[flow/run.sh]
#!/bin/bash
# the make line also repeats each setting of config.mk as NAME=value (left out here)
make -C /OpenROAD-flow-scripts/flow DESIGN_CONFIG=/design/flow/config.mk WORK_HOME=/design/flow/orfs CLKGATE_MAP_FILE= finish
[flow/config.mk]
export PLATFORM = sky130hd
export DESIGN_NAME = EQ_Engine
export DESIGN_NICKNAME = EQ_Engine
export VERILOG_FILES = /design/flow/design.v
export SDC_FILE = /design/flow/constraint.sdc
export NUM_CORES = 4
export LEC_CHECK = 0
export CAP_MARGIN = 20
export CELL_PAD_IN_SITES_GLOBAL_PLACEMENT = 0
export CORE_MARGIN = 2
export CORE_UTILIZATION = 71
export CTS_CLUSTER_DIAMETER = 74
export GPL_ROUTABILITY_DRIVEN = 1
export GPL_TIMING_DRIVEN = 1
export MIN_ROUTING_LAYER = met1
export PLACE_DENSITY = 0.36
export SLEW_MARGIN = 20
export TNS_END_PERCENT = 45
[flow/constraint.sdc]
create_clock -name core_clock -period 6.15 [get_ports {clk}]
set_input_delay 1.2300 -clock core_clock [delete_from_list [all_inputs] [get_ports {clk}]]
set_output_delay 1.2300 -clock core_clock [all_outputs]
set_load 0.01 [all_outputs]
[flow/design.v]
module band_scale(POT, audio, scaled, rst_n, clk);
input rst_n, clk;
input [11:0]POT;
input signed [15:0]audio;
output [15:0]scaled;
logic [23:0]potSq;
logic signed [12:0]signedPot; 
logic signed [28:0]FIRscaled; 
logic flagPos, flagNeg, upperZero, upperOnes;
logic [23:0] potSq_q1;
assign potSq = POT*POT;
always_ff @(posedge clk, negedge rst_n) begin
  if (!rst_n)
    potSq_q1 <= '0;
  else
    potSq_q1 <= potSq;
end
assign signedPot = {1'b0, potSq_q1[23:12]};
assign FIRscaled = signedPot * audio;
assign upperZero = !(FIRscaled[27] && FIRscaled[26] && FIRscaled[25]);
assign upperOnes = FIRscaled[27] || FIRscaled[26] || FIRscaled[25];
assign flagNeg = (FIRscaled[28] && upperZero);
assign flagPos = (!FIRscaled[28] && upperOnes);
assign scaled = flagNeg ? 16'h8000 :
		flagPos ? 16'h7FFF : 
		FIRscaled[25:10];
endmodule
module EQ_Engine(clk, rst_n, lft_lp_out, rght_lp_out, lft_b1_out, rght_b1_out, lft_b2_out, rght_b2_out, lft_b3_out, rght_b3_out, lft_hp_out, rght_hp_out, aud_out_lft, aud_out_rght, POT_LP, POT_B1, POT_B2, POT_B3, POT_HP, VOL_POT);
input clk, rst_n;
input [11:0] POT_LP, POT_B1, POT_B2, POT_B3, POT_HP, VOL_POT;
input signed [15:0] lft_lp_out, rght_lp_out, lft_b1_out, rght_b1_out, lft_b2_out, rght_b2_out, lft_b3_out, rght_b3_out, lft_hp_out, rght_hp_out;
output [15:0] aud_out_lft, aud_out_rght;
logic signed [15:0] scaled_lp_lft, scaled_b1_lft, scaled_b2_lft, scaled_b3_lft, scaled_hp_lft, scaled_lp_rght, scaled_b1_rght, scaled_b2_rght, scaled_b3_rght, scaled_hp_rght;
logic signed [15:0] scaled_lp_lft_ff, scaled_b1_lft_ff, scaled_b2_lft_ff, scaled_b3_lft_ff, scaled_hp_lft_ff, scaled_lp_rght_ff, scaled_b1_rght_ff, scaled_b2_rght_ff, scaled_b3_rght_ff, scaled_hp_rght_ff;
logic signed [15:0] band_scale_sum_lft_ff, band_scale_sum_rght_ff, band_scale_sum_rght, band_scale_sum_lft;
logic signed [28:0] aud_out_mult_lft, aud_out_mult_rght;
band_scale bsleftlp(.POT(POT_LP), .audio(lft_lp_out), .scaled(scaled_lp_lft_ff), .clk(clk), .rst_n(rst_n));
band_scale bsleftb1(.POT(POT_B1), .audio(lft_b1_out), .scaled(scaled_b1_lft_ff), .clk(clk), .rst_n(rst_n));
band_scale bsleftb2(.POT(POT_B2), .audio(lft_b2_out), .scaled(scaled_b2_lft_ff), .clk(clk), .rst_n(rst_n));
band_scale bsleftb3(.POT(POT_B3), .audio(lft_b3_out), .scaled(scaled_b3_lft_ff), .clk(clk), .rst_n(rst_n));
band_scale bslefthp(.POT(POT_HP), .audio(lft_hp_out), .scaled(scaled_hp_lft_ff), .clk(clk), .rst_n(rst_n));
assign band_scale_sum_lft_ff = (scaled_lp_lft + scaled_b1_lft + scaled_b2_lft + scaled_b3_lft + scaled_hp_lft);
assign aud_out_mult_lft = (band_scale_sum_lft * $signed({1'b0, VOL_POT}));
assign aud_out_lft = aud_out_mult_lft [27:12];
band_scale bsrightlp(.POT(POT_LP), .audio(rght_lp_out), .scaled(scaled_lp_rght_ff), .clk(clk), .rst_n(rst_n));
band_scale bsrightb1(.POT(POT_B1), .audio(rght_b1_out), .scaled(scaled_b1_rght_ff), .clk(clk), .rst_n(rst_n));
band_scale bsrightb2(.POT(POT_B2), .audio(rght_b2_out), .scaled(scaled_b2_rght_ff), .clk(clk), .rst_n(rst_n));
band_scale bsrightb3(.POT(POT_B3), .audio(rght_b3_out), .scaled(scaled_b3_rght_ff), .clk(clk), .rst_n(rst_n));
band_scale bsrighthp(.POT(POT_HP), .audio(rght_hp_out), .scaled(scaled_hp_rght_ff), .clk(clk), .rst_n(rst_n));
assign band_scale_sum_rght_ff = (scaled_lp_rght + scaled_b1_rght + scaled_b2_rght + scaled_b3_rght + scaled_hp_rght);
assign aud_out_mult_rght = (band_scale_sum_rght * $signed({1'b0, VOL_POT}));
assign aud_out_rght = aud_out_mult_rght [27:12];
always_ff @(posedge clk, negedge rst_n) begin
  if (!rst_n) begin
    scaled_lp_lft <= '0;
    scaled_b1_lft <= '0;
    scaled_b2_lft <= '0;
    scaled_b3_lft <= '0;
    scaled_hp_lft <= '0;
    scaled_lp_rght <= '0;
    scaled_b1_rght <= '0;
    scaled_b2_rght <= '0;
    scaled_b3_rght <= '0;
    scaled_hp_rght <= '0;
  end
  else begin
    scaled_lp_lft <= scaled_lp_lft_ff;
    scaled_b1_lft <= scaled_b1_lft_ff;
    scaled_b2_lft <= scaled_b2_lft_ff;
    scaled_b3_lft <= scaled_b3_lft_ff;
    scaled_hp_lft <= scaled_hp_lft_ff;
    scaled_lp_rght <= scaled_lp_rght_ff;
    scaled_b1_rght <= scaled_b1_rght_ff;
    scaled_b2_rght <= scaled_b2_rght_ff;
    scaled_b3_rght <= scaled_b3_rght_ff;
    scaled_hp_rght <= scaled_hp_rght_ff;
  end
end
always_ff @(posedge clk, negedge rst_n) begin
  if (!rst_n) begin
    band_scale_sum_lft <= '0;
    band_scale_sum_rght <= '0;
  end
  else begin
    band_scale_sum_lft <= band_scale_sum_lft_ff;
    band_scale_sum_rght <= band_scale_sum_rght_ff;
  end
end
endmodule
==> out/results.ini, run 1 <==
[worst_setup_path]
r2r-end = scaled_lp_rght[0]$_DFF_PN0_
critPathLaunchType = primary input
slowest_stage = fa_2
max_stage_delay_ns = 0.61
path_delay_family = adder cells
path_depth = 26
endpoint = aud_out_lft[14]
endpoint_kind = output port
r2r_setup_slack_ns = -0.57
rr_worst_depth = 27
critical_path_class = primary input to output port
startpoint = VOL_POT[4]
cp_data_arrival_time_ns = 6.82
crit_path_frequent_cell = fa_1
path_buffers = 10
crit_fanout = 6
cp.required_ns = 4.92
r2r_start = bsrightlp.potSq_q1[15]$_DFF_PN0_

[detailed_routing]
num_vias = 86586
avgRoutedWirePerCell_um = 18.8
dr.pass1.iters = 8
drt_iter0_drc = 6070
wirelength_mm = 297
drtAntennaViolNets = 0
drc = 0
via_per_inst = 5.48

[die]
die_area_sq_um = 158000
fp_util_pct = 71.5
core.rowCount = 144
ios = 266
die_h_um = 398
core_area_sq_um = 154000
die_w_um = 398

[yosys]
ys_sh_xor_pct = 2.90
ys.flops = 252
ys_sh_simple_pct = 15.0
aoi_share_pct = 4.16
syn-cell-area_sq_um = 110000
ys_cells = 12052
ys_sh_mux_pct = 0.153
yosys_area_sq_um = 110000
fa_ha_area_share_pct = 59.1
synth_async_sr_flop_share_pct = 100
yosys.area.top_type = fa_1
ys_top_logic_family = adder cells
syn-num-nets = 15939
common_cells = 3,311 x inv_1, 2,591 x fa_1, 1,377 x and2_1, 1,308 x nand2_1, 1,062 x ha_1
yosys_most_used_dff = dfrtp_1
syn_inst = 12052
post_synth_num_cell_types = 73
ys_seq_share_pct = 5.72
yosysWarnings = 2
synth-edff-count = 0
yosysMostFrequentCell = inv_1
yosys.area.top_type_share_pct = 47.1
avgSynthCellArea_sq_um = 9.14
area_leaders = fa_1 47%, ha_1 12%, inv_1 11%, and2_1 7.8%, dfrtp_1 5.7%

[sta]
relSlewSlack_pct = 42.7
timing_hold_violations_final = 0
setup_violations = 196
period_used_pct = 131
fmax_mhz = 124
period_minus_slack_ns = 8.05
timing.final.ws_setup_ns = -1.90
setup_tns_ns = -118.12
hold_ws_ns = 0.604
slew_viol_final = 0
fin_skew_ns = 0.0298
worst-slew-pin-transition_ns = 0.859
rsz0062_at_grt = yes

[clock_network]
cts_made_buffers = 31
cts_sinks = 252
path_clk_slew_ns = 0.06
clockBufferDepth = 3
clk_latency_ns = 0.67
cts_root_buffer = clkbuf_16
cts_htree_levels = 1
cts_tree = yes

[worst_hold_path]
hold_path_depth = 1
hold_start = scaled_hp_rght[0]$_DFF_PN0_
holdPathEnd = band_scale_sum_rght[0]$_DFF_PN0_
min_path_type = flop to flop

[placement]
portBuffers = 265
placed_cells = 15521
globalplace.congestion = 0.958
placed_cell_area_sq_um = 127000
dp_hpwl_mm = 241

[final_layout]
syn_to_final_growth_pct = 21.1
final_util_pct = 86.6
final_cells = 15793
layout.area.seq_sq_um = 6320
postLayoutCellArea_sq_um = 133000
num-nets-final = 17599
nFillCells = 8281
logic_area_sq_um = 92800

[global_route]
grt_pass1_wl_mm = 470
overflow = 0
grt_pass1_vias = 96145
grt_antenna_before_repair = 18
grt_usage_pct = 37.3
grt_max_degree = 111

[flow_run]
warning_count = 54
maxCapViolations = 0

[outcome]
check-failures = negative setup slack
status = complete, but fails checks

through the flow:
| stage | worst slack (ns) |
|---|---|
| floorplan | -1.25 |
| global route | -2.04 |
| detailed placement | -2.85 |
| CTS | -1.75 |
| finish | -1.90 |
| global placement | -2.74 |
layer usage:
layer | vias up | part of all wire [%] | track usage, %
met4 | 14 | 5.1 | 15.1
met5 | - | 0.034 | 0
met2 | 3385 | 51 | 65.9
met3 | 1025 | 7.6 | 5.38
met1 | 44006 | 36 | 46.1
li1 | 38156 | - | -
layout make-up:
cell class	instances	share of cell area, %
multi-input cells	8009	69.6
repair buffers	2107	13.6
inverters	3311	9.32
flip-flops and latches	252	4.74
well taps	2044	1.92
clock buffers	40	0.644
clock inverters	18	0.183
diodes	12	0.0225
repair_timing:
item,in CTS,in global routing
endpoints found under the setup margin,201,216
cloned,14,19
gates resized,720,666
pin swaps,273,345
buffers inserted,78,114
hold buffers,0,0
==> inputs of run 2 (changes only) <==
CELL_PAD_IN_SITES_GLOBAL_PLACEMENT = 3   (was 0)
CORE_MARGIN = 5   (was 2)
CORE_UTILIZATION = 28   (was 71)
GPL_TIMING_DRIVEN = 0   (was 1)
clock period = 6.66 ns   (was 6.15 ns; I/O delays follow)
==> run 2 against run 1 <==
  * The layout still fails its checks (negative setup slack)
  * Hold slack lost 0.091 ns
  * Clock skew shrank 0.0060 ns
  * Via count shrank 10%
  * Die size grew to 2.6 times the previous value
  * Non-clock buffer count shrank 959
  * Critical path depth is the same
==> out/results.ini, run 2 <==
[clock_network]
clockBufferDepth = 3  ; unchanged
cts_htree_levels = 2  ; was 1
ctsHoldBuffers = 0  ; unchanged
cts_root_buffer = clkbuf_16  ; unchanged
path_clk_slew_ns = 0.06  ; about the same
cts_tree = yes  ; unchanged
cts_made_buffers = 41  ; was 31
clk_latency_ns = 0.67  ; about the same
cts_sinks = 252  ; unchanged

[die]
ios = 266  ; unchanged
fp_util_pct = 28.1  ; was 71.5%
core_area_sq_um = 392000  ; was 154,000 sq um
die_area_sq_um = 406000  ; was 158,000 sq um
die_w_um = 637  ; was 398 um
die_h_um = 637  ; was 398 um
core.rowCount = 230  ; was 144

[global_route]
overflow = 0  ; unchanged
grt_max_degree = 94  ; was 111
grt_usage_pct = 18.8  ; was 37.3%
grt_antenna_before_repair = 37  ; was 18
grt_pass1_wl_mm = 576  ; was 470 mm
grt_pass1_vias = 90117  ; was 96,145

[worst_hold_path]
holdPathEnd = band_scale_sum_rght[0]$_DFF_PN0_  ; unchanged
hold_path_depth = 1  ; unchanged
hold_start = scaled_hp_rght[0]$_DFF_PN0_  ; unchanged
min_path_type = flop to flop  ; unchanged

[placement]
placed_cell_area_sq_um = 121000  ; was 127,000 sq um
pre_cts_ws_ns = -4.39  ; was -2.85 ns
dp_hpwl_mm = 322  ; was 241 mm
globalplace.congestion = 0.792  ; was 0.958
portBuffers = 260  ; was 265

[worst_setup_path]
cp_data_arrival_time_ns = 7.13  ; was 6.82 ns
path_depth = 26  ; unchanged
rr_worst_depth = 23  ; was 27
startpoint = VOL_POT[1]  ; was VOL_POT[4]
endpoint = aud_out_rght[15]  ; was aud_out_lft[14]
path_delay_family = adder cells  ; unchanged
r2r-end = scaled_hp_rght[5]$_DFF_PN0_  ; was scaled_lp_rght[0]$_DFF_PN0_
crit_fanout = 5  ; was 6
max_stage_delay_ns = 0.54  ; was 0.61 ns
path_buffers = 9  ; was 10
crit_path_frequent_cell = fa_1  ; unchanged
r2r_start = bslefthp.potSq_q1[18]$_DFF_PN0_  ; was bsrightlp.potSq_q1[15]$_DFF_PN0_
critical_path_class = primary input to output port  ; unchanged
slowest_stage = fa_1  ; was fa_2
r2r_setup_slack_ns = -0.49  ; was -0.57 ns
endpoint_kind = output port  ; unchanged
critPathLaunchType = primary input  ; unchanged
cp.required_ns = 5.33  ; was 4.92 ns

[yosys]
common_cells = 3,311 x inv_1, 2,591 x fa_1, 1,377 x and2_1, 1,308 x nand2_1, 1,062 x ha_1  ; unchanged
syn-cell-area_sq_um = 110000  ; unchanged
fa_ha_area_share_pct = 59.1  ; unchanged
ys_seq_share_pct = 5.72  ; unchanged
yosysWarnings = 2  ; unchanged
syn_inst = 12052  ; unchanged
ys_cells = 12052  ; unchanged
area_leaders = fa_1 47%, ha_1 12%, inv_1 11%, and2_1 7.8%, dfrtp_1 5.7%  ; unchanged
ys.flops = 252  ; unchanged
yosys.area.top_type_share_pct = 47.1  ; unchanged
avgSynthCellArea_sq_um = 9.14  ; unchanged
synth-edff-count = 0  ; unchanged
syn-num-nets = 15939  ; unchanged
yosys_most_used_dff = dfrtp_1  ; unchanged
yosys.area.top_type = fa_1  ; unchanged
ys_top_logic_family = adder cells  ; unchanged
aoi_share_pct = 4.16  ; unchanged
ys_sh_mux_pct = 0.153  ; unchanged
synth_async_sr_flop_share_pct = 100  ; unchanged
ys_sh_xor_pct = 2.90  ; unchanged
ys_sh_simple_pct = 15.0  ; unchanged
yosys_area_sq_um = 110000  ; unchanged
yosysMostFrequentCell = inv_1  ; unchanged
post_synth_num_cell_types = 73  ; unchanged

[sta]
fmax_mhz = 118
period_used_pct = 127  ; was 131%
period_minus_slack_ns = 8.47
setup_tns_ns = -62.01  ; was -118.12 ns
timing.final.ws_setup_ns = -1.81  ; was -1.90 ns
setup_violations = 151  ; was 196
worst-slew-pin-transition_ns = 1.20  ; was 0.859 ns
relSlewSlack_pct = 19.2  ; was 42.7%
rsz0062_at_grt = yes  ; unchanged
timing_hold_violations_final = 0  ; unchanged
slew_viol_final = 0  ; unchanged
fin_skew_ns = 0.0238  ; was 0.0298 ns

[final_layout]
num-nets-final = 16649  ; was 17,599
postLayoutCellArea_sq_um = 130000  ; was 133,000 sq um
nFillCells = 41180  ; was 8,281
syn_to_final_growth_pct = 18.2  ; was 21.1%

[outcome]
check-failures = negative setup slack  ; unchanged
status = complete, but fails checks  ; unchanged

[detailed_routing]
drtAntennaViolNets = 0  ; unchanged
drc = 0  ; unchanged
dr.pass1.iters = 5  ; was 8
drt_iter0_drc = 2620  ; was 6,070
num_vias = 77560  ; was 86,586
wirelength_mm = 375  ; was 297 mm
avgRoutedWirePerCell_um = 20.8  ; was 18.8 um
via_per_inst = 4.30  ; was 5.48

[flow_run]
warning_count = 51  ; was 54
maxCapViolations = 0  ; unchanged

## run 2: per-layer routing
| metal | global-route usage [%] | wire (um) | up-vias |
|---|---|---|---|
| met5 | 0 | 33 | - |
| met4 | 2.70 | 6460 | 6 |
| met3 | 0.956 | 6060 | 200 |
| met2 | 34.1 | 191000 | 666 |
| met1 | 25.1 | 171000 | 40430 |
| li1 | - | - | 36258 |
## run 2: per-stage QoR
step	std cells	utilization [%]	hold WS, ns
finish	18026	33.2	0.513
global route	18016	33.2	0.525
CTS	17879	32.5	0.507
detailed placement	17536	30.8	0.514
global placement	17532	30.8	0.517
floorplan	12052	-	0.456
## run 2: what timing repair did
item	4_1_cts	5_1_grt
buffers inserted	262	128
gates resized	1385	886
pin swaps	202	186
gates cloned	6	12
setup endpoints to repair	224	230
## run 2: area by class of cell
cell class	instances	area [sq um]	share of cell area (%)
flip-flops and latches	252	6330	4.86
clock buffers	51	1100	0.847
repair buffers	668	6050	4.65
well taps	5220	6530	5.01
multi-input cells	8008	92800	71.2
clock inverters	25	267	0.205
inverters	3311	12500	9.57
diodes	11	27.5	0.0211
plain buffers	480	4690	3.60
==> inputs of run 3 (changes only) <==
CELL_PAD_IN_SITES_GLOBAL_PLACEMENT = unset   (was 3)
CORE_MARGIN = 2   (was 5)
CORE_UTILIZATION = 72   (was 28)
CTS_CLUSTER_DIAMETER = unset   (was 74)
CTS_CLUSTER_SIZE = 49   (was unset)
GPL_ROUTABILITY_DRIVEN = unset   (was 1)
GPL_TIMING_DRIVEN = unset   (was 0)
HOLD_SLACK_MARGIN = 0.29   (was unset)
MIN_ROUTING_LAYER = unset   (was met1)
PLACE_DENSITY = unset   (was 0.36)
PLACE_DENSITY_LB_ADDON = 0.0   (was unset)
SETUP_SLACK_MARGIN = 1.84   (was unset)
TNS_END_PERCENT = 5   (was 45)
clock period = 6.47 ns   (was 6.66 ns; I/O delays follow)
==> run 3 against run 2 <==
  * The layout still fails its checks (negative setup slack)
  * Design area is 0.91% lower
  * Global-route usage is 17 points higher
  * Final cell count is 14% lower
  * Count of clock-buffer cells in the layout is 12 lower
  * Core utilization is 52 points higher
  * Flip-flop count stayed put
  * Clock skew is 0.0065 ns lower
  * Routed wire length is 27% lower
  * Hold slack worse by 0.0094 ns
  * Highest routed layer unchanged
==> out/results.ini, run 3 <==
[outcome]
status = complete, but fails checks  ; unchanged
check-failures = negative setup slack  ; unchanged

[sta]
setup_violations = 185  ; was 151
worst-slew-pin-transition_ns = 0.848  ; was 1.20 ns
timing.final.ws_setup_ns = -1.68  ; was -1.81 ns
timing_hold_violations_final = 0  ; unchanged
fin_skew_ns = 0.0173  ; was 0.0238 ns
period_minus_slack_ns = 8.15
fmax_mhz = 123
rsz0062_at_grt = yes  ; unchanged
slew_viol_final = 0  ; unchanged
relSlewSlack_pct = 43.1  ; was 19.2%
period_used_pct = 126  ; was 127%

[detailed_routing]
wirelength_mm = 272  ; was 375 mm
num_vias = 83709  ; was 77,560
avgRoutedWirePerCell_um = 17.6  ; was 20.8 um
dr.pass1.iters = 6  ; was 5
drtAntennaViolNets = 0  ; unchanged
drt_iter0_drc = 4974  ; was 2,620
drc = 0  ; unchanged
via_per_inst = 5.42  ; was 4.30

[yosys]
ys.flops = 252  ; unchanged
syn_inst = 12052  ; unchanged
yosys_most_used_dff = dfrtp_1  ; unchanged
fa_ha_area_share_pct = 59.1  ; unchanged
area_leaders = fa_1 47%, ha_1 12%, inv_1 11%, and2_1 7.8%, dfrtp_1 5.7%  ; unchanged
yosys_area_sq_um = 110000  ; unchanged
yosysMostFrequentCell = inv_1  ; unchanged
yosys.area.top_type_share_pct = 47.1  ; unchanged
ys_top_logic_family = adder cells  ; unchanged
ys_seq_share_pct = 5.72  ; unchanged
ys_sh_mux_pct = 0.153  ; unchanged
ys_sh_simple_pct = 15.0  ; unchanged
yosys.area.top_type = fa_1  ; unchanged
ys_sh_xor_pct = 2.90  ; unchanged
aoi_share_pct = 4.16  ; unchanged
post_synth_num_cell_types = 73  ; unchanged
synth-edff-count = 0  ; unchanged
ys_cells = 12052  ; unchanged
avgSynthCellArea_sq_um = 9.14  ; unchanged
synth_async_sr_flop_share_pct = 100  ; unchanged
syn-cell-area_sq_um = 110000  ; unchanged
syn-num-nets = 15939  ; unchanged
common_cells = 3,311 x inv_1, 2,591 x fa_1, 1,377 x and2_1, 1,308 x nand2_1, 1,062 x ha_1  ; unchanged
yosysWarnings = 2  ; unchanged

[worst_setup_path]
critical_path_class = primary input to output port  ; unchanged
crit_path_frequent_cell = fa_1  ; unchanged
crit_fanout = 5  ; unchanged
cp.required_ns = 5.18  ; was 5.33 ns
startpoint = VOL_POT[5]  ; was VOL_POT[1]
slowest_stage = fa_1  ; unchanged
endpoint = aud_out_rght[13]  ; was aud_out_rght[15]
cp_data_arrival_time_ns = 6.86  ; was 7.13 ns
path_delay_family = adder cells  ; unchanged
max_stage_delay_ns = 0.54  ; about the same
path_buffers = 6  ; was 9
r2r-end = scaled_lp_rght[9]$_DFF_PN0_  ; was scaled_hp_rght[5]$_DFF_PN0_
rr_worst_depth = 29  ; was 23
endpoint_kind = output port  ; unchanged
critPathLaunchType = primary input  ; unchanged
path_depth = 22  ; was 26
r2r_setup_slack_ns = -0.34  ; was -0.49 ns
crit_chain = buf_2 > buf_4 > nand2_1 > fa_1 > fa_1 > fa_1 > fa_1 > inv_1 > fa_1 > ha_4 > buf_4 > a21o_1 > or3_4 > nor3_4 > or4_4 > nand3_4 > o41ai_4 > buf_4 > o21bai_4 > a21oi_2 > xnor2_1 > buf_2
r2r_start = bsrightlp.potSq_q1[13]$_DFF_PN0_  ; was bslefthp.potSq_q1[18]$_DFF_PN0_

[clock_network]
cts_sinks = 252  ; unchanged
cts_tree = yes  ; unchanged
ctsHoldBuffers = 0  ; unchanged
path_clk_slew_ns = 0.06  ; about the same
cts_root_buffer = clkbuf_16  ; unchanged
clk_latency_ns = 0.64  ; was 0.67 ns
cts_made_buffers = 31  ; was 41
clockBufferDepth = 3  ; unchanged
cts_htree_levels = 1  ; was 2

[die]
ios = 266  ; unchanged
die_area_sq_um = 156000  ; was 406,000 sq um
core.rowCount = 143  ; was 230
die_h_um = 395  ; was 637 um
die_w_um = 395  ; was 637 um
fp_util_pct = 72.5  ; was 28.1%
core_area_sq_um = 152000  ; was 392,000 sq um

[final_layout]
num-nets-final = 17287  ; was 16,649
final_cells = 15458  ; was 18,026
syn_to_final_growth_pct = 17.2  ; was 18.2%

[flow_run]
warning_count = 52  ; was 51
maxCapViolations = 0  ; unchanged

[global_route]
grt_antenna_before_repair = 14  ; was 37
overflow = 0  ; unchanged
grt_pass1_vias = 94249  ; was 90,117
grt_usage_pct = 35.9  ; was 18.8%
grt_max_degree = 125  ; was 94
grt_pass1_wl_mm = 454  ; was 576 mm

[placement]
placed_cells = 15357  ; was 17,536
globalplace.congestion = 0.929  ; was 0.792
pre_cts_ws_ns = -2.56  ; was -4.39 ns
dp_hpwl_mm = 233  ; was 322 mm
portBuffers = 265  ; was 260

[worst_hold_path]
holdPathEnd = band_scale_sum_lft[0]$_DFF_PN0_  ; was band_scale_sum_rght[0]$_DFF_PN0_
min_path_type = flop to flop  ; unchanged
hold_path_depth = 1  ; unchanged
hold_start = scaled_hp_lft[0]$_DFF_PN0_  ; was scaled_hp_rght[0]$_DFF_PN0_

==> run 3: timing repair <==
| item | 4_1_cts | 5_1_grt |
|---|---|---|
| pin swaps | 222 | 281 |
| setup buffers | 21 | 13 |
| setup endpoints to repair | 258 | 262 |
| resized | 654 | 501 |
| gates cloned | 6 | 0 |
| hold endpoints to repair | 0 | 0 |
==> run 3: metal layers <==
layer  routed length, um  GRT usage (%)
met3               15600           4.14
met4               11300           13.1
met5                 101              0
met1              105000           45.3
met2              141000           63.8
==> run 3: cell type report <==
class,instances,area [sq um]
tap,2030,2540
fill,8802,22800
clock inverter,17,201
sequential,252,6310
clock buffer,39,856
inverter,3311,12400
timing repair buffer,1796,14800
antenna,5,12.5
multi-input combinational,8008,91900
==> run 3: through the flow <==
step | setup TNS [ns] | util, % | hold slack, ns | area, sq um
final | -97.14 | 85.0 | 0.504 | 129000
after global routing | -142.79 | 85.0 | 0.508 | 129000
after CTS | -108.16 | 84.0 | 0.507 | 128000
after detailed placement | -306.95 | 82.5 | 0.490 | 125000
after global placement | -276.98 | 82.5 | 0.500 | 125000
after floorplan | -123.38 | - | 0.456 | 110000
==> inputs of run 4 (changes only) <==
CORE_UTILIZATION = 45   (was 72)
CTS_CLUSTER_SIZE = unset   (was 49)
HOLD_SLACK_MARGIN = unset   (was 0.29)
PLACE_DENSITY = 0.6   (was unset)
PLACE_DENSITY_LB_ADDON = unset   (was 0.0)
SETUP_SLACK_MARGIN = 2.76   (was 1.84)
TNS_END_PERCENT = unset   (was 5)
clock period = 11.7 ns   (was 6.47 ns; I/O delays follow)
==> run 4 against run 3 <==
  * First-iteration DRC count down 36%
  * Clock skew grew 0.015 ns
  * Register-to-register slack gained 4.9 ns
  * Now clean on timing, DRC and antenna
  * Critical path type unchanged
  * Critical path depth is 4 higher
  * Largest cell class unchanged
==> out/results.ini, run 4 <==
[clock_network]
ctsHoldBuffers = 0  ; unchanged
cts_tree = yes  ; unchanged
cts_root_buffer = clkbuf_16  ; unchanged
path_clk_slew_ns = 0.06  ; about the same
cts_made_buffers = 34  ; was 31
clockBufferDepth = 3  ; unchanged
cts_sinks = 252  ; unchanged
cts_htree_levels = 2  ; was 1
clk_latency_ns = 0.59  ; was 0.64 ns

[detailed_routing]
met2_length_mm = 128  ; was 141 mm
drt_iter0_drc = 3196  ; was 4,974
drc = 0  ; unchanged
via_per_inst = 4.95  ; was 5.42
wl_met3_mm = 11.0  ; was 15.6 mm
drtAntennaViolNets = 0  ; unchanged
num_vias = 75624  ; was 83,709
wl_met1_mm = 116  ; was 105 mm
avgRoutedWirePerCell_um = 17.0  ; was 17.6 um
wirelength_mm = 260  ; was 272 mm
highest_layer = met5  ; unchanged
dr.pass1.iters = 5  ; was 6

[worst_setup_path]
cp.required_ns = 9.36  ; was 5.18 ns
path_depth = 26  ; was 22
cp_data_arrival_time_ns = 7.79  ; was 6.86 ns
path_buffers = 11  ; was 6
crit_path_frequent_cell = fa_1  ; unchanged
slowest_stage = fa_1  ; unchanged
endpoint = aud_out_rght[10]  ; was aud_out_rght[13]
r2r-end = scaled_lp_lft[11]$_DFF_PN0_  ; was scaled_lp_rght[9]$_DFF_PN0_
path_delay_family = adder cells  ; unchanged
r2r_setup_slack_ns = 4.59  ; was -0.34 ns
rr_worst_depth = 24  ; was 29
r2r_start = bsrightlp.potSq_q1[13]$_DFF_PN0_  ; unchanged
critical_path_class = primary input to output port  ; unchanged
crit_fanout = 7  ; was 5
max_stage_delay_ns = 0.53  ; was 0.54 ns
startpoint = VOL_POT[2]  ; was VOL_POT[5]
endpoint_kind = output port  ; unchanged
critPathLaunchType = primary input  ; unchanged

[yosys]
yosys.area.top_type = fa_1  ; unchanged
area_leaders = fa_1 47%, ha_1 12%, inv_1 11%, and2_1 7.8%, dfrtp_1 5.7%  ; unchanged
synth_async_sr_flop_share_pct = 100  ; unchanged
ys_seq_share_pct = 5.72  ; unchanged
yosys_most_used_dff = dfrtp_1  ; unchanged
avgSynthCellArea_sq_um = 9.14  ; unchanged
ys_sh_simple_pct = 15.0  ; unchanged
yosysWarnings = 2  ; unchanged
syn_inst = 12052  ; unchanged
yosysMostFrequentCell = inv_1  ; unchanged
post_synth_num_cell_types = 73  ; unchanged
ys_sh_xor_pct = 2.90  ; unchanged
fa_ha_area_share_pct = 59.1  ; unchanged
syn-num-nets = 15939  ; unchanged
ys_top_logic_family = adder cells  ; unchanged
common_cells = 3,311 x inv_1, 2,591 x fa_1, 1,377 x and2_1, 1,308 x nand2_1, 1,062 x ha_1  ; unchanged
syn-cell-area_sq_um = 110000  ; unchanged
ys.flops = 252  ; unchanged
ys_cells = 12052  ; unchanged
aoi_share_pct = 4.16  ; unchanged
ys_sh_mux_pct = 0.153  ; unchanged
yosys_area_sq_um = 110000  ; unchanged
yosys.area.top_type_share_pct = 47.1  ; unchanged
synth-edff-count = 0  ; unchanged

[placement]
dp_hpwl_mm = 217  ; was 233 mm
pre_cts_ws_ns = 0.411  ; was -2.56 ns
globalplace.congestion = 0.870  ; was 0.929
portBuffers = 265  ; unchanged

[sta]
timing.final.ws_setup_ns = 1.57  ; was -1.68 ns
rsz0062_at_grt = yes  ; unchanged
period_used_pct = 86.6  ; was 126%
hold_ws_ns = 0.616  ; was 0.504 ns
period_minus_slack_ns = 10.13
setup_tns_ns = 0  ; was -97.14 ns
worst-slew-pin-transition_ns = 1.05  ; was 0.848 ns
fin_skew_ns = 0.0324  ; was 0.0173 ns
relSlewSlack_pct = 29.7  ; was 43.1%
timing_hold_violations_final = 0  ; unchanged
setup_violations = 0  ; was 185
slew_viol_final = 0  ; unchanged
fmax_mhz = 98.7

[die]
core.rowCount = 181  ; was 143
die_area_sq_um = 249000  ; was 156,000 sq um
die_w_um = 499  ; was 395 um
die_h_um = 499  ; was 395 um
fp_util_pct = 45.3  ; was 72.5%
ios = 266  ; unchanged
core_area_sq_um = 243000  ; was 152,000 sq um

[flow_run]
maxCapViolations = 0  ; unchanged
warning_count = 52  ; unchanged

[outcome]
status = complete, no violations  ; was complete, but fails checks

[global_route]
grt_pass1_vias = 84376  ; was 94,249
grt_pass1_wl_mm = 438  ; was 454 mm
grt_max_degree = 140  ; was 125
overflow = 0  ; unchanged
grt_antenna_before_repair = 54  ; was 14
grt_usage_pct = 21.6  ; was 35.9%

[final_layout]
nFillCells = 22993  ; was 8,802
num-nets-final = 15928  ; was 17,287
syn_to_final_growth_pct = 7.92  ; was 17.2%

[worst_hold_path]
holdPathEnd = band_scale_sum_lft[0]$_DFF_PN0_  ; unchanged
hold_path_depth = 2  ; was 1
hold_start = scaled_b3_lft[0]$_DFF_PN0_  ; was scaled_hp_lft[0]$_DFF_PN0_
min_path_type = flop to flop  ; unchanged

run 4: final cells by class:
cell class                      instances  area (sq um)  area share (%)
Antenna cell                           11          27.5          0.0232
Clock buffer                           40           905           0.761
Clock inverter                         19           263           0.221
Inverter                             3311         12400            10.5
Multi-Input combinational cell       8008         90400            76.1
Sequential cell                       252          6310            5.31
Tap cell                             3202          4010            3.37
Timing Repair Buffer                  434          4520            3.80
run 4: routing by layer:
| layer | track usage [%] | up-vias |
|---|---|---|
| met5 | 0 | - |
| met4 | 3.94 | 50 |
| met3 | 2.27 | 302 |
| met2 | 37.7 | 1290 |
| met1 | 29.4 | 39229 |
| li1 | - | 34753 |
run 4: through the flow:
step | cell area, sq um | std cells | util, %
final | 119000 | 15277 | 48.9
after global routing | 119000 | 15272 | 48.9
after CTS | 118000 | 15231 | 48.5
after detailed placement | 116000 | 15113 | 47.6
after global placement | 116000 | 15112 | 47.6
after floorplan | 111000 | 12052 | -
run 4: timing repair:
action / in CTS / in global routing
buffers inserted: 52 / 29
resized: 307 / 165
gates cloned: 7 / 5
setup endpoints to repair: 149 / 181
endpoints found under the hold margin: 0 / 0
pin swaps: 64 / 76
==> inputs of run 5 (changes only) <==
CORE_UTILIZATION = 32   (was 45)
SETUP_SLACK_MARGIN = unset   (was 2.76)
clock period = 16.8 ns   (was 11.7 ns; I/O delays follow)
==> run 5 against run 4 <==
  * Critical endpoint is now aud_out_lft[15]
  * Global-route usage shrank 6.3 points
  * Die size grew 40%
  * First-iteration DRC count shrank 3.0%
  * Core utilization shrank 14 points
  * Via count shrank 2.0%
==> out/results.ini, run 5 <==
[placement]
dp_hpwl_mm = 218  ; was 217 mm
pre_cts_ws_ns = 2.91  ; was 0.411 ns
portBuffers = 265  ; unchanged
globalplace.congestion = 0.843  ; was 0.870

[clock_network]
cts_htree_levels = 2  ; unchanged
cts_root_buffer = clkbuf_16  ; unchanged
cts_made_buffers = 35  ; was 34
ctsHoldBuffers = 0  ; unchanged
cts_sinks = 252  ; unchanged
post_cts_buffers = 0  ; was 52
clockBufferDepth = 3  ; unchanged
cts_resized = 0  ; was 307
cts_tree = yes  ; unchanged
clk_latency_ns = 0.62  ; was 0.59 ns
path_clk_slew_ns = 0.05  ; was 0.06 ns

[global_route]
overflow = 0  ; unchanged
grt_antenna_before_repair = 60  ; was 54
grt_usage_pct = 15.4  ; was 21.6%
grt_max_degree = 83  ; was 140
grt_pass1_vias = 80371  ; was 84,376
grt_pass1_wl_mm = 430  ; was 438 mm

[sta]
timing_hold_violations_final = 0  ; unchanged
timing.final.ws_setup_ns = 2.84  ; was 1.57 ns
rsz0062_at_grt = no  ; was yes
setup_tns_ns = 0  ; unchanged
fin_skew_ns = 0.0643  ; was 0.0324 ns
worst-slew-pin-transition_ns = 1.06  ; was 1.05 ns
slew_viol_final = 0  ; unchanged
setup_violations = 0  ; unchanged
period_minus_slack_ns = 13.96
fmax_mhz = 71.6
relSlewSlack_pct = 29.0  ; was 29.7%
period_used_pct = 83.1  ; was 86.6%
hold_ws_ns = 0.612  ; was 0.616 ns

[yosys]
ys.flops = 252  ; unchanged
ys_top_logic_family = adder cells  ; unchanged
ys_seq_share_pct = 5.72  ; unchanged
ys_sh_simple_pct = 15.0  ; unchanged
ys_cells = 12052  ; unchanged
yosys_area_sq_um = 110000  ; unchanged
ys_sh_mux_pct = 0.153  ; unchanged
post_synth_num_cell_types = 73  ; unchanged
syn_inst = 12052  ; unchanged
ys_sh_xor_pct = 2.90  ; unchanged
avgSynthCellArea_sq_um = 9.14  ; unchanged
aoi_share_pct = 4.16  ; unchanged
syn-cell-area_sq_um = 110000  ; unchanged
yosysMostFrequentCell = inv_1  ; unchanged
common_cells = 3,311 x inv_1, 2,591 x fa_1, 1,377 x and2_1, 1,308 x nand2_1, 1,062 x ha_1  ; unchanged
yosys_most_used_dff = dfrtp_1  ; unchanged
yosys.area.top_type = fa_1  ; unchanged
fa_ha_area_share_pct = 59.1  ; unchanged
yosys.area.top_type_share_pct = 47.1  ; unchanged
synth-edff-count = 0  ; unchanged
yosysWarnings = 2  ; unchanged
syn-num-nets = 15939  ; unchanged
synth_async_sr_flop_share_pct = 100  ; unchanged
area_leaders = fa_1 47%, ha_1 12%, inv_1 11%, and2_1 7.8%, dfrtp_1 5.7%  ; unchanged

[worst_setup_path]
max_stage_delay_ns = 0.84  ; was 0.53 ns
crit_fanout = 23  ; was 7
cp_data_arrival_time_ns = 10.60  ; was 7.79 ns
rr_worst_depth = 23  ; was 24
critPathLaunchType = primary input  ; unchanged
endpoint_kind = output port  ; unchanged
cp.required_ns = 13.44  ; was 9.36 ns
path_depth = 25  ; was 26
path_delay_family = adder cells  ; unchanged
startpoint = VOL_POT[5]  ; was VOL_POT[2]
slowest_stage = clkdlybuf4s50_1  ; was fa_1
r2r-end = scaled_b2_rght[1]$_DFF_PN0_  ; was scaled_lp_lft[11]$_DFF_PN0_
crit_path_frequent_cell = fa_1  ; unchanged
path_buffers = 6  ; was 11
r2r_setup_slack_ns = 8.84  ; was 4.59 ns
critical_path_class = primary input to output port  ; unchanged
endpoint = aud_out_lft[15]  ; was aud_out_rght[10]
r2r_start = bsrightb2.potSq_q1[19]$_DFF_PN0_  ; was bsrightlp.potSq_q1[13]$_DFF_PN0_

[detailed_routing]
drc = 0  ; unchanged
num_vias = 74077  ; was 75,624
dr.pass1.iters = 5  ; unchanged
wirelength_mm = 259  ; was 260 mm
drtAntennaViolNets = 0  ; unchanged
via_per_inst = 4.48  ; was 4.95
drt_iter0_drc = 3100  ; was 3,196
avgRoutedWirePerCell_um = 15.6  ; was 17.0 um

[worst_hold_path]
hold_start = scaled_b3_lft[0]$_DFF_PN0_  ; unchanged
hold_path_depth = 2  ; unchanged
holdPathEnd = band_scale_sum_lft[0]$_DFF_PN0_  ; unchanged
min_path_type = flop to flop  ; unchanged

[final_layout]
nFillCells = 35371  ; was 22,993
syn_to_final_growth_pct = 7.59  ; was 7.92%
num-nets-final = 15831  ; was 15,928

[die]
fp_util_pct = 32.1  ; was 45.3%
die_area_sq_um = 349000  ; was 249,000 sq um
ios = 266  ; unchanged
die_h_um = 591  ; was 499 um
core_area_sq_um = 343000  ; was 243,000 sq um
core.rowCount = 215  ; was 181
die_w_um = 591  ; was 499 um

[outcome]
status = complete, no violations  ; unchanged

[flow_run]
warning_count = 46  ; was 52
maxCapViolations = 0  ; unchanged

## run 5: routing by layer
metal | vias to the layer above | part of all wire [%] | GRT usage (%)
met2 | 1216 | 46 | 25.2
met5 | - | 0.15 | 0
li1 | 34603 | - | -
met4 | 62 | 1.4 | 2.34
met1 | 37997 | 46 | 21.2
met3 | 199 | 6.5 | 3.34
## run 5: layout make-up
type / instances / area [sq um] / share of cell area (%)
Antenna cell: 20 / 50.0 / 0.0422
Timing Repair Buffer: 336 / 3180 / 2.69
Clock buffer: 45 / 995 / 0.839
Tap cell: 4557 / 5700 / 4.81
Clock inverter: 19 / 223 / 0.188
Sequential cell: 252 / 6310 / 5.32
Multi-Input combinational cell: 8008 / 89600 / 75.6
Inverter: 3311 / 12400 / 10.5
## run 5: stage by stage
| step | util (%) | instances | cell area [sq um] |
|---|---|---|---|
| floorplan | - | 12052 | 110000 |
| global placement | 34.2 | 16463 | 117000 |
| detailed placement | 34.2 | 16463 | 117000 |
| CTS | 34.6 | 16527 | 118000 |
| global route | 34.6 | 16539 | 119000 |
| finish | 34.6 | 16548 | 119000 |
==> inputs of run 6 (changes only) <==
CELL_PAD_IN_SITES_GLOBAL_PLACEMENT = 3   (was unset)
CORE_UTILIZATION = 55   (was 32)
CTS_CLUSTER_DIAMETER = 74   (was unset)
GPL_ROUTABILITY_DRIVEN = 1   (was unset)
GPL_TIMING_DRIVEN = 1   (was unset)
MIN_ROUTING_LAYER = met1   (was unset)
PLACE_DENSITY = 0.36   (was 0.6)
SETUP_SLACK_MARGIN = 0.66   (was unset)
TNS_END_PERCENT = 45   (was unset)
clock period = 6.15 ns   (was 16.8 ns; I/O delays follow)
==> run 6 against run 5 <==
  * The run now fails in global placement without I/O (3_1_place_gp_skip_io)
  * Synthesized area did not move
  * Synthesized cell count is the same
  * Die size down 42%
==> out/results.ini, run 6 <==
[outcome]
status = stopped before the end  ; was complete, no violations
haltStage = global placement without I/O (3_1_place_gp_skip_io)
firstError = [ERROR GPL-0301] Utilization 106.108 % exceeds 100%.

[yosys]
yosysWarnings = 2  ; unchanged
ys_cells = 12052  ; unchanged
ys_top_logic_family = adder cells  ; unchanged
yosys_area_sq_um = 110000  ; unchanged
area_leaders = fa_1 47%, ha_1 12%, inv_1 11%, and2_1 7.8%, dfrtp_1 5.7%  ; unchanged
ys_sh_simple_pct = 15.0  ; unchanged
synth-edff-count = 0  ; unchanged
ys_sh_xor_pct = 2.90  ; unchanged
ys_seq_share_pct = 5.72  ; unchanged
aoi_share_pct = 4.16  ; unchanged
avgSynthCellArea_sq_um = 9.14  ; unchanged
fa_ha_area_share_pct = 59.1  ; unchanged
synth_async_sr_flop_share_pct = 100  ; unchanged
syn-num-nets = 15939  ; unchanged
yosysMostFrequentCell = inv_1  ; unchanged
yosys_most_used_dff = dfrtp_1  ; unchanged
yosys.area.top_type = fa_1  ; unchanged
syn_inst = 12052  ; unchanged
post_synth_num_cell_types = 73  ; unchanged
common_cells = 3,311 x inv_1, 2,591 x fa_1, 1,377 x and2_1, 1,308 x nand2_1, 1,062 x ha_1  ; unchanged
ys.flops = 252  ; unchanged
yosys.area.top_type_share_pct = 47.1  ; unchanged
syn-cell-area_sq_um = 110000  ; unchanged
ys_sh_mux_pct = 0.153  ; unchanged

[die]
fp_util_pct = 55.2  ; was 32.1%
core.rowCount = 164  ; was 215
die_w_um = 452  ; was 591 um
core_area_sq_um = 199000  ; was 343,000 sq um
die_area_sq_um = 204000  ; was 349,000 sq um
die_h_um = 452  ; was 591 um

==> inputs of run 7 (changes only) <==
CORE_MARGIN = 5   (was 2)
CORE_UTILIZATION = 54   (was 55)
CTS_CLUSTER_DIAMETER = 176   (was 74)
CTS_CLUSTER_SIZE = 72   (was unset)
HOLD_SLACK_MARGIN = 0.23   (was unset)
MIN_ROUTING_LAYER = met2   (was met1)
PLACE_DENSITY = unset   (was 0.36)
PLACE_DENSITY_LB_ADDON = 0.27   (was unset)
SETUP_SLACK_MARGIN = unset   (was 0.66)
TNS_END_PERCENT = 30   (was 45)
clock period = 7.94 ns   (was 6.15 ns; I/O delays follow)
==> run 7 against run 6 <==
  * The run again fails in global placement without I/O (3_1_place_gp_skip_io)
  * Synthesized cell count stayed put
  * Die size is 4.5% higher
  * Synthesized area stayed put
==> out/results.ini, run 7 <==
[outcome]
haltStage = global placement without I/O (3_1_place_gp_skip_io)  ; unchanged
firstError = [ERROR FLW-0024] Place density exceeds 1.0 (current PLACE_DENSITY_LB_ADDON =  0.27). Please check if the value of  PLACE_DENSITY_LB_ADDON is between 0 and 0.99.  ; was [ERROR GPL-0301] Utilization 106.108 % exceeds 100%.
status = stopped before the end  ; unchanged

[yosys]
syn_inst = 12052  ; unchanged
synth_async_sr_flop_share_pct = 100  ; unchanged
fa_ha_area_share_pct = 59.1  ; unchanged
syn-cell-area_sq_um = 110000  ; unchanged
ys_seq_share_pct = 5.72  ; unchanged
yosys.area.top_type = fa_1  ; unchanged
yosysMostFrequentCell = inv_1  ; unchanged
ys_sh_xor_pct = 2.90  ; unchanged
ys_sh_simple_pct = 15.0  ; unchanged
synth-edff-count = 0  ; unchanged
avgSynthCellArea_sq_um = 9.14  ; unchanged
area_leaders = fa_1 47%, ha_1 12%, inv_1 11%, and2_1 7.8%, dfrtp_1 5.7%  ; unchanged
yosys_area_sq_um = 110000  ; unchanged
ys_top_logic_family = adder cells  ; unchanged
ys_sh_mux_pct = 0.153  ; unchanged
common_cells = 3,311 x inv_1, 2,591 x fa_1, 1,377 x and2_1, 1,308 x nand2_1, 1,062 x ha_1  ; unchanged
syn-num-nets = 15939  ; unchanged
yosys_most_used_dff = dfrtp_1  ; unchanged
ys_cells = 12052  ; unchanged
yosys.area.top_type_share_pct = 47.1  ; unchanged
aoi_share_pct = 4.16  ; unchanged
yosysWarnings = 2  ; unchanged
post_synth_num_cell_types = 73  ; unchanged
ys.flops = 252  ; unchanged

[die]
die_area_sq_um = 213000  ; was 204,000 sq um
die_h_um = 462  ; was 452 um
die_w_um = 462  ; was 452 um
core.rowCount = 165  ; was 164
core_area_sq_um = 203000  ; was 199,000 sq um
fp_util_pct = 54.4  ; was 55.2%

==> inputs of run 8 (changes only) <==
CELL_PAD_IN_SITES_DETAIL_PLACEMENT = 1   (was unset)
CELL_PAD_IN_SITES_GLOBAL_PLACEMENT = 1   (was 3)
CORE_ASPECT_RATIO = 0.99   (was unset)
CORE_MARGIN = 2   (was 5)
CORE_UTILIZATION = 45   (was 54)
CTS_CLUSTER_DIAMETER = 179   (was 176)
CTS_CLUSTER_SIZE = 13   (was 72)
GPL_ROUTABILITY_DRIVEN = unset   (was 1)
GPL_TIMING_DRIVEN = 0   (was 1)
HOLD_SLACK_MARGIN = unset   (was 0.23)
PLACE_DENSITY = 0.6   (was unset)
PLACE_DENSITY_LB_ADDON = unset   (was 0.27)
SLEW_MARGIN = 30   (was 20)
TNS_END_PERCENT = unset   (was 30)
clock period = 14.9 ns   (was 7.94 ns; I/O delays follow)
==> run 8 against run 7 <==
  * Now clean on timing, DRC and antenna
  * Synthesized cell count unchanged
  * Die size up 17%
  * Synthesized area stayed put
==> out/results.ini, run 8 <==
[outcome]
status = complete, no violations  ; was stopped before the end

[sta]
timing.final.ws_setup_ns = 0.475
period_used_pct = 96.8
fmax_mhz = 69.3
setup_violations = 0
slew_viol_final = 0
rsz0062_at_grt = no
worst-slew-pin-transition_ns = 1.22
fin_skew_ns = 0.0350
period_minus_slack_ns = 14.42
timing_hold_violations_final = 0
relSlewSlack_pct = 18.2

[placement]
portBuffers = 260
dp_hpwl_mm = 285
pre_cts_ws_ns = 0.481
globalplace.congestion = 0.948

[yosys]
avgSynthCellArea_sq_um = 9.14  ; unchanged
ys_sh_mux_pct = 0.153  ; unchanged
ys_sh_simple_pct = 15.0  ; unchanged
ys_cells = 12052  ; unchanged
ys_top_logic_family = adder cells  ; unchanged
ys_seq_share_pct = 5.72  ; unchanged
yosysMostFrequentCell = inv_1  ; unchanged
synth-edff-count = 0  ; unchanged
post_synth_num_cell_types = 73  ; unchanged
syn_inst = 12052  ; unchanged
yosys_most_used_dff = dfrtp_1  ; unchanged
ys_sh_xor_pct = 2.90  ; unchanged
ys.flops = 252  ; unchanged
yosys_area_sq_um = 110000  ; unchanged
aoi_share_pct = 4.16  ; unchanged
synth_async_sr_flop_share_pct = 100  ; unchanged
common_cells = 3,311 x inv_1, 2,591 x fa_1, 1,377 x and2_1, 1,308 x nand2_1, 1,062 x ha_1  ; unchanged
fa_ha_area_share_pct = 59.1  ; unchanged
syn-num-nets = 15939  ; unchanged
yosysWarnings = 2  ; unchanged
yosys.area.top_type = fa_1  ; unchanged
area_leaders = fa_1 47%, ha_1 12%, inv_1 11%, and2_1 7.8%, dfrtp_1 5.7%  ; unchanged
syn-cell-area_sq_um = 110000  ; unchanged
yosys.area.top_type_share_pct = 47.1  ; unchanged

[die]
core.rowCount = 180  ; was 165
fp_util_pct = 45.3  ; was 54.4%
core_area_sq_um = 243000  ; was 203,000 sq um
die_h_um = 496  ; was 462 um
die_w_um = 501  ; was 462 um
die_area_sq_um = 249000  ; was 213,000 sq um
ios = 266

[clock_network]
cts_made_buffers = 24
cts_resized = 0
path_clk_slew_ns = 0.08
cts_sinks = 252
clockBufferDepth = 3
cts_htree_levels = 1
clk_latency_ns = 0.68
post_cts_buffers = 0
cts_tree = yes
cts_root_buffer = clkbuf_16
ctsHoldBuffers = 0

[worst_setup_path]
endpoint_kind = output port
slowest_stage = clkbuf_1
r2r_start = bsleftb3.potSq_q1[12]$_DFF_PN0_
path_delay_family = adder cells
crit_chain = clkdlybuf4s50_1 > clkbuf_1 > clkbuf_1 > nand2_1 > fa_1 > inv_1 > fa_1 > fa_1 > inv_1 > fa_1 > inv_1 > fa_1 > ha_1 > nand4_1 > a2111oi_2 > nor3_1 > or4_1 > nand3_1 > o41ai_2 > o21ai_0 > o21a_1 > nor2_1 > xnor2_1 > clkdlybuf4s50_1
path_buffers = 7
critical_path_class = primary input to output port
rr_worst_depth = 24
crit_fanout = 10
cp.required_ns = 11.92
r2r-end = scaled_b3_lft[6]$_DFF_PN0_
cp_data_arrival_time_ns = 11.44
endpoint = aud_out_rght[15]
critPathLaunchType = primary input
max_stage_delay_ns = 0.73
r2r_setup_slack_ns = 6.24
crit_path_frequent_cell = fa_1
startpoint = VOL_POT[1]
path_depth = 24

[flow_run]
maxCapViolations = 0
warning_count = 47

[worst_hold_path]
hold_path_depth = 1
holdPathEnd = band_scale_sum_lft[0]$_DFF_PN0_
hold_start = scaled_hp_lft[0]$_DFF_PN0_
min_path_type = flop to flop

[global_route]
grt_pass1_vias = 134086
grt_antenna_before_repair = 1
grt_max_degree = 79
grt_usage_pct = 41.1
grt_pass1_wl_mm = 527
overflow = 0

[detailed_routing]
avgRoutedWirePerCell_um = 21.7
dr.pass1.iters = 10
drtAntennaViolNets = 0
drt_iter0_drc = 12765
wirelength_mm = 337
drc = 0
num_vias = 107301
via_per_inst = 6.89

[final_layout]
nFillCells = 28241
syn_to_final_growth_pct = 6.82
num-nets-final = 16230
final_util_pct = 48.4

## run 8: layer usage
metal | track usage (%) | routed length (um)
met2 | 50.8 | 178000
met1 | - | 0
met4 | 4.29 | 21900
met5 | 13.8 | 3230
met3 | 54.3 | 134000
## run 8: layout make-up
type                    count  area, sq um  share of cell area, %
multi-input cells        8008        89700                   76.2
inverters                3311        12400                   10.6
flip-flops and latches    252         6310                   5.36
well taps                3185         3990                   3.39
repair buffers            265         2710                   2.31
plain buffers             481         1830                   1.56
clock buffers              28          637                  0.541
diodes                     29         72.6                 0.0617
clock inverters             4         26.3                 0.0223
## run 8: through the flow
step / std cells / hold WS, ns / area [sq um] / TNS, ns
floorplan: 12052 / 0.456 / 110000 / 0
global placement: 15497 / 0.515 / 117000 / -424.69
detailed placement: 15501 / 0.513 / 117000 / 0
CTS: 15533 / 0.545 / 118000 / 0
global route: 15534 / 0.629 / 118000 / 0
finish: 15563 / 0.572 / 118000 / 0
==> inputs of run 9 (changes only) <==
ABC_AREA = 1   (was unset)
CELL_PAD_IN_SITES_DETAIL_PLACEMENT = unset   (was 1)
CELL_PAD_IN_SITES_GLOBAL_PLACEMENT = unset   (was 1)
CORE_ASPECT_RATIO = 0.65   (was 0.99)
CORE_MARGIN = 5   (was 2)
CORE_UTILIZATION = 39   (was 45)
CTS_CLUSTER_DIAMETER = unset   (was 179)
CTS_CLUSTER_SIZE = 59   (was 13)
GPL_ROUTABILITY_DRIVEN = 1   (was unset)
HOLD_SLACK_MARGIN = -0.05   (was unset)
MAX_ROUTING_LAYER = met4   (was unset)
MIN_ROUTING_LAYER = unset   (was met2)
PLACE_DENSITY = unset   (was 0.6)
PLACE_DENSITY_LB_ADDON = 0.3   (was unset)
SLEW_MARGIN = 25   (was 30)
clock period = 16.5 ns   (was 14.9 ns; I/O delays follow)
==> run 9 against run 8 <==
  * Still clean on timing, DRC and antenna
  * Design area increased by 9.7%
  * Critical path depth decreased by 4
  * Flip-flop count unchanged
  * Global-route usage is 18 points lower
  * Register-to-register slack better by 2.9 ns
  * Core utilization down 6.3 points
  * Sequential share of layout area shrank 0.48 points
  * Synthesized area is 9.0% higher
  * Clock skew increased by 0.013 ns
  * First-iteration DRC count is 36% lower
==> out/results.ini, run 9 <==
[yosys]
aoi_share_pct = 4.02  ; was 4.16%
syn-cell-area_sq_um = 120000  ; was 110,000 sq um
syn_inst = 15728  ; was 12,052
synth-edff-count = 0  ; unchanged
yosysMostFrequentCell = inv_1  ; unchanged
yosys_area_sq_um = 120000  ; was 110,000 sq um
yosys.area.top_type_share_pct = 43.2  ; was 47.1%
ys_sh_xor_pct = 2.56  ; was 2.90%
ys_cells = 15728  ; was 12,052
post_synth_num_cell_types = 44  ; was 73
ys_sh_simple_pct = 16.0  ; was 15.0%
ys_top_logic_family = adder cells  ; unchanged
fa_ha_area_share_pct = 54.3  ; was 59.1%
yosys.area.top_type = fa_1  ; unchanged
ys.flops = 252  ; unchanged
ys_sh_mux_pct = 0  ; was 0.153%
yosys_most_used_dff = dfrtp_1  ; unchanged
syn-num-nets = 19615  ; was 15,939
avgSynthCellArea_sq_um = 7.63  ; was 9.14 sq um
ys_seq_share_pct = 5.25  ; was 5.72%
synth_async_sr_flop_share_pct = 100  ; unchanged
area_leaders = fa_1 43%, inv_1 16%, nand2_1 13%, ha_1 11%, dfrtp_1 5.3%  ; was fa_1 47%, ha_1 12%, inv_1 11%, and2_1 7.8%, dfrtp_1 5.7%
common_cells = 5,201 x inv_1, 4,062 x nand2_1, 2,591 x fa_1, 1,062 x ha_1  ; was 3,311 x inv_1, 2,591 x fa_1, 1,377 x and2_1, 1,308 x nand2_1, 1,062 x ha_1
yosysWarnings = 2  ; unchanged

[worst_setup_path]
crit_fanout = 10  ; unchanged
crit_path_frequent_cell = fa_1  ; unchanged
crit_chain = clkdlybuf4s50_1 > clkbuf_1 > nand2_1 > inv_1 > fa_1 > fa_1 > fa_1 > inv_1 > fa_1 > inv_1 > fa_1 > ha_1 > a21oi_1 > inv_1 > a21oi_1 > nor2_1 > a2111oi_0 > nand4_1 > nand2_1 > clkdlybuf4s50_1  ; was clkdlybuf4s50_1 > clkbuf_1 > clkbuf_1 > nand2_1 > fa_1 > inv_1 > fa_1 > fa_1 > inv_1 > fa_1 > inv_1 > fa_1 > ha_1 > nand4_1 > a2111oi_2 > nor3_1 > or4_1 > nand3_1 > o41ai_2 > o21ai_0 > o21a_1 > nor2_1 > xnor2_1 > clkdlybuf4s50_1
endpoint_kind = output port  ; unchanged
path_delay_family = adder cells  ; unchanged
cp_data_arrival_time_ns = 10.59  ; was 11.44 ns
endpoint = aud_out_rght[14]  ; was aud_out_rght[15]
rr_worst_depth = 26  ; was 24
r2r_setup_slack_ns = 9.16  ; was 6.24 ns
cp.required_ns = 13.20  ; was 11.92 ns
r2r_start = bsrightb2.potSq_q1[13]$_DFF_PN0_  ; was bsleftb3.potSq_q1[12]$_DFF_PN0_
critical_path_class = primary input to output port  ; unchanged
startpoint = VOL_POT[3]  ; was VOL_POT[1]
r2r-end = scaled_b2_rght[7]$_DFF_PN0_  ; was scaled_b3_lft[6]$_DFF_PN0_
max_stage_delay_ns = 0.82  ; was 0.73 ns
slowest_stage = a2111oi_0  ; was clkbuf_1
path_depth = 20  ; was 24
path_buffers = 7  ; unchanged
critPathLaunchType = primary input  ; unchanged

[worst_hold_path]
holdPathEnd = band_scale_sum_lft[0]$_DFF_PN0_  ; unchanged
min_path_type = flop to flop  ; unchanged
hold_path_depth = 1  ; unchanged
hold_start = scaled_hp_lft[0]$_DFF_PN0_  ; unchanged

[sta]
timing_hold_violations_final = 0  ; unchanged
period_minus_slack_ns = 13.89
period_used_pct = 84.2  ; was 96.8%
setup_violations = 0  ; unchanged
relSlewSlack_pct = 24.8  ; was 18.2%
worst-slew-pin-transition_ns = 1.13  ; was 1.22 ns
timing.final.ws_setup_ns = 2.61  ; was 0.475 ns
fin_skew_ns = 0.0480  ; was 0.0350 ns
rsz0062_at_grt = no  ; unchanged
slew_viol_final = 0  ; unchanged
fmax_mhz = 72.0

[clock_network]
ctsHoldBuffers = 0  ; unchanged
post_cts_buffers = 0  ; unchanged
cts_resized = 0  ; unchanged
cts_htree_levels = 2  ; was 1
clockBufferDepth = 3  ; unchanged
cts_made_buffers = 36  ; was 24
cts_tree = yes  ; unchanged
clk_latency_ns = 0.61  ; was 0.68 ns
path_clk_slew_ns = 0.07  ; was 0.08 ns
cts_root_buffer = clkbuf_16  ; unchanged
cts_sinks = 252  ; unchanged

[flow_run]
warning_count = 46  ; was 47
maxCapViolations = 0  ; unchanged

[die]
ios = 266  ; unchanged
core_area_sq_um = 307000  ; was 243,000 sq um
die_h_um = 457  ; was 496 um
core.rowCount = 164  ; was 180
die_w_um = 698  ; was 501 um
fp_util_pct = 39.1  ; was 45.3%
die_area_sq_um = 319000  ; was 249,000 sq um

[placement]
globalplace.congestion = 0.953  ; was 0.948
pre_cts_ws_ns = 2.87  ; was 0.481 ns
dp_hpwl_mm = 313  ; was 285 mm
placed_cells = 20059  ; was 15,501
portBuffers = 261  ; was 260

[global_route]
overflow = 0  ; unchanged
grt_antenna_before_repair = 33  ; was 1
grt_pass1_vias = 95100  ; was 134,086
grt_pass1_wl_mm = 560  ; was 527 mm
grt_usage_pct = 23.1  ; was 41.1%
grt_max_degree = 73  ; was 79

[detailed_routing]
wirelength_mm = 353  ; was 337 mm
drtAntennaViolNets = 0  ; unchanged
via_per_inst = 4.71  ; was 6.89
drt_iter0_drc = 8230  ; was 12,765
num_vias = 94889  ; was 107,301
avgRoutedWirePerCell_um = 17.5  ; was 21.7 um
drc = 0  ; unchanged
dr.pass1.iters = 6  ; was 10

[final_layout]
nFillCells = 31592  ; was 28,241
final_cells = 20144  ; was 15,563
layout.area.seq_sq_um = 6310  ; unchanged
num-nets-final = 19918  ; was 16,230
syn_to_final_growth_pct = 7.56  ; was 6.82%
logic_area_sq_um = 92200  ; was 89,700 sq um

[outcome]
status = complete, no violations  ; unchanged

## run 9: layout make-up
| type | instances | share of cell area (%) |
|---|---|---|
| Sequential cell | 252 | 4.88 |
| Inverter | 5211 | 15.1 |
| Buffer | 488 | 1.52 |
| Clock inverter | 18 | 0.131 |
| Antenna cell | 18 | 0.0349 |
| Tap cell | 4067 | 3.94 |
| Timing Repair Buffer | 265 | 2.10 |
| Multi-Input combinational cell | 9777 | 71.4 |
| Clock buffer | 48 | 0.820 |
## run 9: per-layer routing
metal	vias to the layer above	part of all wire (%)	GRT usage, %
met4	0	1.0	2.39
met5	-	0	-
li1	44782	-	-
met3	190	9.6	4.52
met2	3171	38	30.1
met1	46746	51	37.2
## run 9: through the flow
stage               utilization, %  area [sq um]  hold WS, ns  setup TNS (ns)
floorplan                        -        120000        0.456               0
global placement              41.6        128000        0.495         -249.91
detailed placement            41.7        128000        0.481               0
CTS                           42.1        129000        0.496               0
global route                  42.1        129000        0.510               0
finish                        42.1        129000        0.494               0
